==> 11-21: inputs <==
## calculator
module calculator(
	input newkey,
	input [4:0] keycode,
	input clk,
	input rst,
	output reg [19:0] x,
	output reg led							 
	);
	localparam PLUS = 1'd0;					 
	localparam TIMES = 1'd1;				 
	localparam CLEAR20 = 20'd0;				 
	localparam CLEAR2 = 2'd0;				 
	localparam CLEAR1 = 1'd0;				 
	reg [19:0] y;
	reg op;
	reg [19:0] nextX;
	reg [19:0] nextY;
	reg nextOp;
	reg nextLED;
	reg [2:0] select;
	wire [19:0] sum;
	wire [19:0] product;
	wire [19:0] result;
	wire [19:0] ovp;						 
	wire ovs;								 
	always @ (posedge clk)
		begin
			if (rst)
				begin
					x <= CLEAR20;
					y <= CLEAR20;
					op <= CLEAR1;
					led <= CLEAR1;
				end
			else
				begin
					x <= nextX;
					y <= nextY;
					op <= nextOp;
					led <= nextLED;
				end
		end
  always @ (select, x, y, op, led, result, ovp, ovs, keycode)
		case(select)
			3'd0:						 
				begin
              		nextX = x;
					nextY = y;
					nextOp = op;
					nextLED = led;
				end
			3'd1:						 
				begin
              		nextX = CLEAR20;
					nextY = x;
					nextOp = PLUS;
					nextLED = CLEAR1;
				end
			3'd2:						 
				begin
              		nextX = CLEAR20;
					nextY = x;
					nextOp = TIMES;
					nextLED = CLEAR1;
				end
			3'd3:						 
				begin
              		nextX = result;
					nextY = y;
					nextOp = op;
					nextLED = op ? (ovp != 0) : ovs;
				end	
			3'd4:						 
				begin
  ...
clock: 13.3 ns
lec_check: 0
cap_margin: 20
core_aspect_ratio: 1.42
core_margin: 6
core_utilization: 45
cts_cluster_diameter: 333
gpl_routability_driven: 0
hold_slack_margin: 0.12
max_routing_layer: met4
min_routing_layer: met1
setup_slack_margin: 3.1
slew_margin: 15
tns_end_percent: 95
run.sh (not shown) runs the stock make flow with config.mk's settings and CLKGATE_MAP_FILE=.
==> inputs of 04-03, as changes to 11-21 <==
==> flow/config.mk (replaced) <==
export PLATFORM = sky130hd
export DESIGN_NAME = calculator
export DESIGN_NICKNAME = calculator
export VERILOG_FILES = /design/flow/design.v
export SDC_FILE = /design/flow/constraint.sdc
export NUM_CORES = 4
export LEC_CHECK = 0
export CAP_MARGIN = 20
export CORE_MARGIN = 2
export CORE_UTILIZATION = 69
export CTS_CLUSTER_DIAMETER = 40
export SLEW_MARGIN = 20
==> flow/constraint.sdc (replaced) <==
create_clock -name core_clock -period 6.5 [get_ports {clk}]
set_input_delay 1.3000 -clock core_clock [delete_from_list [all_inputs] [get_ports {clk}]]
set_output_delay 1.3000 -clock core_clock [all_outputs]
set_load 0.01 [all_outputs]
==> inputs of 11-15, as changes to 11-21 <==
==> flow/config.mk (replaced) <==
export PLATFORM = sky130hd
export DESIGN_NAME = calculator
export DESIGN_NICKNAME = calculator
export VERILOG_FILES = /design/flow/design.v
export SDC_FILE = /design/flow/constraint.sdc
export NUM_CORES = 4
export LEC_CHECK = 0
export CAP_MARGIN = 20
export CORE_MARGIN = 2
export CORE_UTILIZATION = 17
export SLEW_MARGIN = 20
==> flow/constraint.sdc (replaced) <==
create_clock -name core_clock -period 12.2 [get_ports {clk}]
set_input_delay 2.4400 -clock core_clock [delete_from_list [all_inputs] [get_ports {clk}]]
set_output_delay 2.4400 -clock core_clock [all_outputs]
set_load 0.01 [all_outputs]
==> inputs of 03-26, as changes to 11-21 <==
==> flow/config.mk (replaced) <==
export PLATFORM = sky130hd
export DESIGN_NAME = calculator
export DESIGN_NICKNAME = calculator
export VERILOG_FILES = /design/flow/design.v
export SDC_FILE = /design/flow/constraint.sdc
export NUM_CORES = 4
export LEC_CHECK = 0
export CAP_MARGIN = 20
export CELL_PAD_IN_SITES_DETAIL_PLACEMENT = 2
export CORE_ASPECT_RATIO = 1.42
export CORE_MARGIN = 6
export CORE_UTILIZATION = 56
export CTS_CLUSTER_DIAMETER = 333
export CTS_CLUSTER_SIZE = 31
export GPL_ROUTABILITY_DRIVEN = 1
export HOLD_SLACK_MARGIN = 0.12
export MAX_ROUTING_LAYER = met5
export MIN_ROUTING_LAYER = met1
export SETUP_SLACK_MARGIN = 3.13
export SLEW_MARGIN = 15
export TNS_END_PERCENT = 95
==> qor summary <==
|  | 11-15 | 04-03 | 11-21 | 03-26 |
|---|---|---|---|---|
| Outcome | complete, no violations | failed layout checks | complete, no violations | did not finish |
| Failing step | - | - | - | detailed placement (3_5_place_dp) |
| Layout check failures | - | setup timing | - | - |
| Comb area share | 76.0% | 74.2% | 80.6% | - |
| Total leakage power | 7.82 nW | 8.93 nW | 7.80 nW | - |
| Required arrival time at the worst endpoint | 12.39 ns | 6.70 ns | 13.48 ns | - |
| Largest power group | combinational cells | combinational cells | combinational cells | - |
| Largest fanout on the critical path | 24 | 10 | 24 | - |
| GRT Max-Usage Layer | met2 | met2 | met2 | - |
| Start-to-end type of the worst setup path | register to register | register to register | register to register | - |
| Worst Hold Margin | 0.519 ns | 0.622 ns | 0.556 ns | - |
| GRT Resource Usage Total | 9.94% | 41.8% | 25.0% | - |
| M1 wire length | 21.7 mm | 18.3 mm | 17.8 mm | - |
| Antenna violations before repair | 0 | 0 | 0 | - |
| Floorplan die height | 314 µm | 158 µm | 239 µm | 216 µm |
| Non-clock buffer total of the final layout | 66 | 269 | 63 | - |
| Post-route ant nets | 0 | 0 | 0 | - |
| Number of buffers added to fix hold violations after cts | 0 | 0 | 0 | - |
| Largest net degree at the start of global routing | 34 | 35 | 35 | - |
| Startpoint kind of the worst setup timing path | register | register | register | - |
| Ratio of routed vias to standard cells | 4.18 | 6.13 | 5.73 | - |


==> inputs of job 8736 <==
Starting RTL as in the previous note.
clock: 6.51 ns
lec_check: 0
abc_area: 1
cap_margin: 20
core_margin: 2
core_utilization: 59
cts_cluster_diameter: 371
cts_cluster_size: 100
slew_margin: 20
==> job 7776 (differences from job 8736) <==
- ABC_AREA: 1 -> unset
- CORE_UTILIZATION: 59 -> 65
- CTS_CLUSTER_DIAMETER: 371 -> unset
- CTS_CLUSTER_SIZE: 100 -> unset
==> flow/constraint.sdc (replaced) <==
create_clock -name core_clock -period 8.22 [get_ports {clk}]
set_input_delay 1.6440 -clock core_clock [delete_from_list [all_inputs] [get_ports {clk}]]
set_output_delay 1.6440 -clock core_clock [all_outputs]
set_load 0.01 [all_outputs]
==> job 8355 (differences from job 8736) <==
- ABC_AREA: 1 -> unset
- CORE_UTILIZATION: 59 -> 72
- CTS_CLUSTER_DIAMETER: 371 -> unset
- CTS_CLUSTER_SIZE: 100 -> unset
- PLACE_DENSITY: unset -> 0.35
==> flow/constraint.sdc (replaced) <==
create_clock -name core_clock -period 6.49 [get_ports {clk}]
set_input_delay 1.2980 -clock core_clock [delete_from_list [all_inputs] [get_ports {clk}]]
set_output_delay 1.2980 -clock core_clock [all_outputs]
set_load 0.01 [all_outputs]
==> job 9736 (differences from job 8736) <==
- ABC_AREA: 1 -> unset
- CORE_UTILIZATION: 59 -> 72
- CTS_CLUSTER_DIAMETER: 371 -> 40
- CTS_CLUSTER_SIZE: 100 -> unset
- PLACE_DENSITY_LB_ADDON: unset -> 0.01
- SETUP_SLACK_MARGIN: unset -> 0.87
==> flow/constraint.sdc (replaced) <==
create_clock -name core_clock -period 6.5 [get_ports {clk}]
set_input_delay 1.3000 -clock core_clock [delete_from_list [all_inputs] [get_ports {clk}]]
set_output_delay 1.3000 -clock core_clock [all_outputs]
set_load 0.01 [all_outputs]
==> comparison <==
- Job 8736 produced a clean layout. Job 9736 died in global routing with GRT-0232. Job 8355 completed, yet does not pass: setup timing. Job 7776 completed without violations.
- Setup slack, highest first: job 7776, job 8736, job 8355.
- Between job 7776 and job 8736, the lower die size is in job 7776 (gap 14%, measured against job 8736).
- Routed wire length, highest first: job 8355, job 8736, job 7776.
- Of job 8355 and job 8736, job 8355 has the higher first-iteration DRC count (gap 52%, measured against job 8736).
- Of job 8355 and job 7776, job 8355 has the higher power (gap 50%, measured against job 7776).
- Clock power, lowest first: job 7776, job 8736, job 8355.
- Between job 7776 and job 8736, the lower fmax is in job 7776 (gap about 17%, measured against job 8736).
==> figures <==
item	job 9736	job 8355	job 8736	job 7776
Critical Path Stages	-	25	29	20
Inst Count DP	2304	2309	2908	2162
Uppermost metal layer occupied by signal nets	-	met4	met5	met4
Post-route DRC violation count	-	0	0	0
Setup WS post-layout	-	-0.396 ns	0.197 ns	0.586 ns
DR pass1 iterations	-	8	6	5
Register-to-register setup slack	-	-0.40 ns	0.20 ns	0.59 ns
Area of the mapped netlist	16300 sq um	16300 sq um	17300 sq um	16300 sq um
Worst path buffer plus inverter count	-	7	7	3
Number of tap cells added at floorplan	-	285	384	330
Min Tclk post-route	-	6.89 ns	6.31 ns	7.63 ns
Slowest cell on the critical path	-	fa_1	fa_1	dfxtp_1
Type of the setup path with the least slack	-	reg -> reg	reg -> reg	reg -> reg
Clock net power	-	363 uW	277 uW	222 uW
AND/OR/NAND/NOR Cells, Area Fraction	18.1%	18.1%	22.4%	18.1%
Run status	aborted with a tool error	failed layout checks	timing/DRC/antenna clean	timing/DRC/antenna clean
Failing step	global routing	-	-	-
Layout check failures	-	setup timing	-	-
Power figures rest on the tool's default switching activity, not on a simulated workload.
